## v15
// miniCPU
module miniCPU (
    input [17:0] switches,  
    input ligar,       
    input enviar,      
    input clk,         
    input rst_n,       
    output [7:0] LCD_DATA,
    output LCD_RS,
    output LCD_RW,
    output LCD_EN,
    output LCD_ON,
    output LCD_BLON
);
Size in the first run: roughly 4800 cells after synthesis, roughly 420 flip-flops.
make LEC_CHECK=0 ABC_AREA=1 CAP_MARGIN=0 CORE_MARGIN=2 CORE_UTILIZATION=72 CTS_CLUSTER_DIAMETER=106 PLACE_DENSITY=0.64 SETUP_SLACK_MARGIN=-0.87 SLEW_MARGIN=20 TNS_END_PERCENT=95 finish   # period 11.4 ns
run.sh (not shown) runs the stock make flow with config.mk's settings and CLKGATE_MAP_FILE=.
### v15 -> v32
# v15
export LEC_CHECK = 0
export ABC_AREA = 1
export CAP_MARGIN = 0
export CORE_MARGIN = 2
export CORE_UTILIZATION = 72
export CTS_CLUSTER_DIAMETER = 106
export PLACE_DENSITY = 0.64
export SETUP_SLACK_MARGIN = -0.87
export SLEW_MARGIN = 20
export TNS_END_PERCENT = 95
create_clock -name core_clock -period 11.4 [get_ports {clk}]
# v32
export LEC_CHECK = 0
export CAP_MARGIN = 40
export CORE_MARGIN = 2
export CORE_UTILIZATION = 72
export SLEW_MARGIN = 20
create_clock -name core_clock -period 10.5 [get_ports {clk}]
v32 — longest individual stage delay on the worst path 0.08 ns lower, v15 as reference. v32 vs v15 on maximum fanout encountered on the critical timing path: v32 is the higher one. Diff v15 -> v32: number of multi-input combinational cells in the layout went down; worst-case clock skew grew by 0.0096 ns. Relative to v15, share of the clock period used by the worst path increased by 2.2 points in v32. | via count of the routed design | higher: v32 |. Comparing v15 and v32, the higher post-synthesis xor/xnor area fraction was measured on v32.
--- input diff v32..v13 ---
# v32
export LEC_CHECK = 0
export CAP_MARGIN = 40
export CORE_MARGIN = 2
export CORE_UTILIZATION = 72
export SLEW_MARGIN = 20
create_clock -name core_clock -period 10.5 [get_ports {clk}]
# v13
export LEC_CHECK = 0
export CAP_MARGIN = 20
export CORE_MARGIN = 2
export CORE_UTILIZATION = 40
export SLEW_MARGIN = 20
create_clock -name core_clock -period 12.1 [get_ports {clk}]
Findings:
| total length of routed wires | v13 vs v32 | 6700 microns lower |
v13 against v32: final non-filler cell total rose 479; part of the cycle the worst path needs saw a decrease.
Modified inputs, v25 compared to v13
# v13
export LEC_CHECK = 0
export CAP_MARGIN = 20
export CORE_MARGIN = 2
export CORE_UTILIZATION = 40
export SLEW_MARGIN = 20
create_clock -name core_clock -period 12.1 [get_ports {clk}]
# v25
export LEC_CHECK = 0
export ABC_AREA = 1
export CAP_MARGIN = 20
export CORE_MARGIN = 2
export CORE_UTILIZATION = 72
export CTS_CLUSTER_SIZE = 99
export PLACE_DENSITY_LB_ADDON = 0.05
export SETUP_SLACK_MARGIN = 2.79
export SLEW_MARGIN = 20
create_clock -name core_clock -period 9.45 [get_ports {clk}]
==> results <==
- v25 did not finish; the tool stopped in global routing (5_1_grt) with error GRT-0232.
- v13 finished all stages; the layout is clean.
- Comparing global placer's final weighted congestion for v25 and v13, the bigger number came from v25.
- In the metrics for v25 and v13, the one carrying the lower parity-gate share of the synthesized area counting xor and xnor cells is v25.
- Diff v13 -> v25 | post-synth area from yosys stat | down by a few percent

========
## job 7112
Starting RTL as in the previous note.
make LEC_CHECK=0 CAP_MARGIN=20 CELL_PAD_IN_SITES_DETAIL_PLACEMENT=2 CORE_MARGIN=2 CORE_UTILIZATION=44 CTS_CLUSTER_DIAMETER=292 CTS_CLUSTER_SIZE=76 MAX_ROUTING_LAYER=met4 MIN_ROUTING_LAYER=met2 PLACE_DENSITY=0.79 SETUP_SLACK_MARGIN=-0.81 SLEW_MARGIN=20 TNS_END_PERCENT=80 finish   # period 15.9 ns
The flow ended early for job 7112: it failed with a tool error in global routing.
Setup changes, job 7112 to job 8672
# job 7112
export LEC_CHECK = 0
export CAP_MARGIN = 20
export CELL_PAD_IN_SITES_DETAIL_PLACEMENT = 2
export CORE_MARGIN = 2
export CORE_UTILIZATION = 44
export CTS_CLUSTER_DIAMETER = 292
export CTS_CLUSTER_SIZE = 76
export MAX_ROUTING_LAYER = met4
export MIN_ROUTING_LAYER = met2
export PLACE_DENSITY = 0.79
export SETUP_SLACK_MARGIN = -0.81
export SLEW_MARGIN = 20
export TNS_END_PERCENT = 80
create_clock -name core_clock -period 15.9 [get_ports {clk}]
# job 8672
export LEC_CHECK = 0
export CAP_MARGIN = 20
export CORE_ASPECT_RATIO = 0.72
export CORE_MARGIN = 2
export CORE_UTILIZATION = 72
export CTS_CLUSTER_SIZE = 37
export MAX_ROUTING_LAYER = met4
export PLACE_DENSITY = 0.65
export SLEW_MARGIN = 20
create_clock -name core_clock -period 8.87 [get_ports {clk}]
- The final report for job 8672 shows a completed flow and a layout that fails verification, specifically negative setup slack.
- Reported for job 8672 and job 7112, chip area line of the yosys report turned out identical to the last digit.
- On job 8672: number of H-tree levels is 1 higher than what job 7112 gave.
- [compare] base=job 7112 new=job 8672: horizontal die dimension down about 8%; die size down about 40%.
Setup changes, job 8672 to job 3896
# job 8672
export LEC_CHECK = 0
export CAP_MARGIN = 20
export CORE_ASPECT_RATIO = 0.72
export CORE_MARGIN = 2
export CORE_UTILIZATION = 72
export CTS_CLUSTER_SIZE = 37
export MAX_ROUTING_LAYER = met4
export PLACE_DENSITY = 0.65
export SLEW_MARGIN = 20
create_clock -name core_clock -period 8.87 [get_ports {clk}]
# job 3896
export LEC_CHECK = 0
export ABC_AREA = 1
export CAP_MARGIN = 0
export CORE_MARGIN = 2
export CORE_UTILIZATION = 72
export CTS_CLUSTER_DIAMETER = 362
export CTS_CLUSTER_SIZE = 30
export PLACE_DENSITY = 0.66
export SLEW_MARGIN = 20
create_clock -name core_clock -period 6.84 [get_ports {clk}]
==> comparison <==
- Job 3896: aborted in global routing (tool error)
- Measured against job 8672, the number of placed instances, taps included of job 3896 comes out at 1.3 times the reference value.
- Going from job 8672 to job 3896, area of the mapped netlist decreased by about 2.6% relative to the old numbers; total half-perimeter wirelength after legalization and detailed placement now larger.
- Job 3896 vs. job 8672: vertical die dimension climbed about 16%; total core area dropped 2.8%.
- Job 3896: chip area from the yosys synthesis statistics lower than job 8672
- Of job 8672 and job 3896, the higher H-tree depth reported by CTS belongs to job 8672.
- Of job 8672 and job 3896, job 3896 shows the higher number of buffers inserted by post-CTS setup repair, with job 8672 below it.
- Summary of the comparison: synthesized-area fraction occupied by ao, oa, aoi and oai cells is lower in job 3896, relative to job 8672.
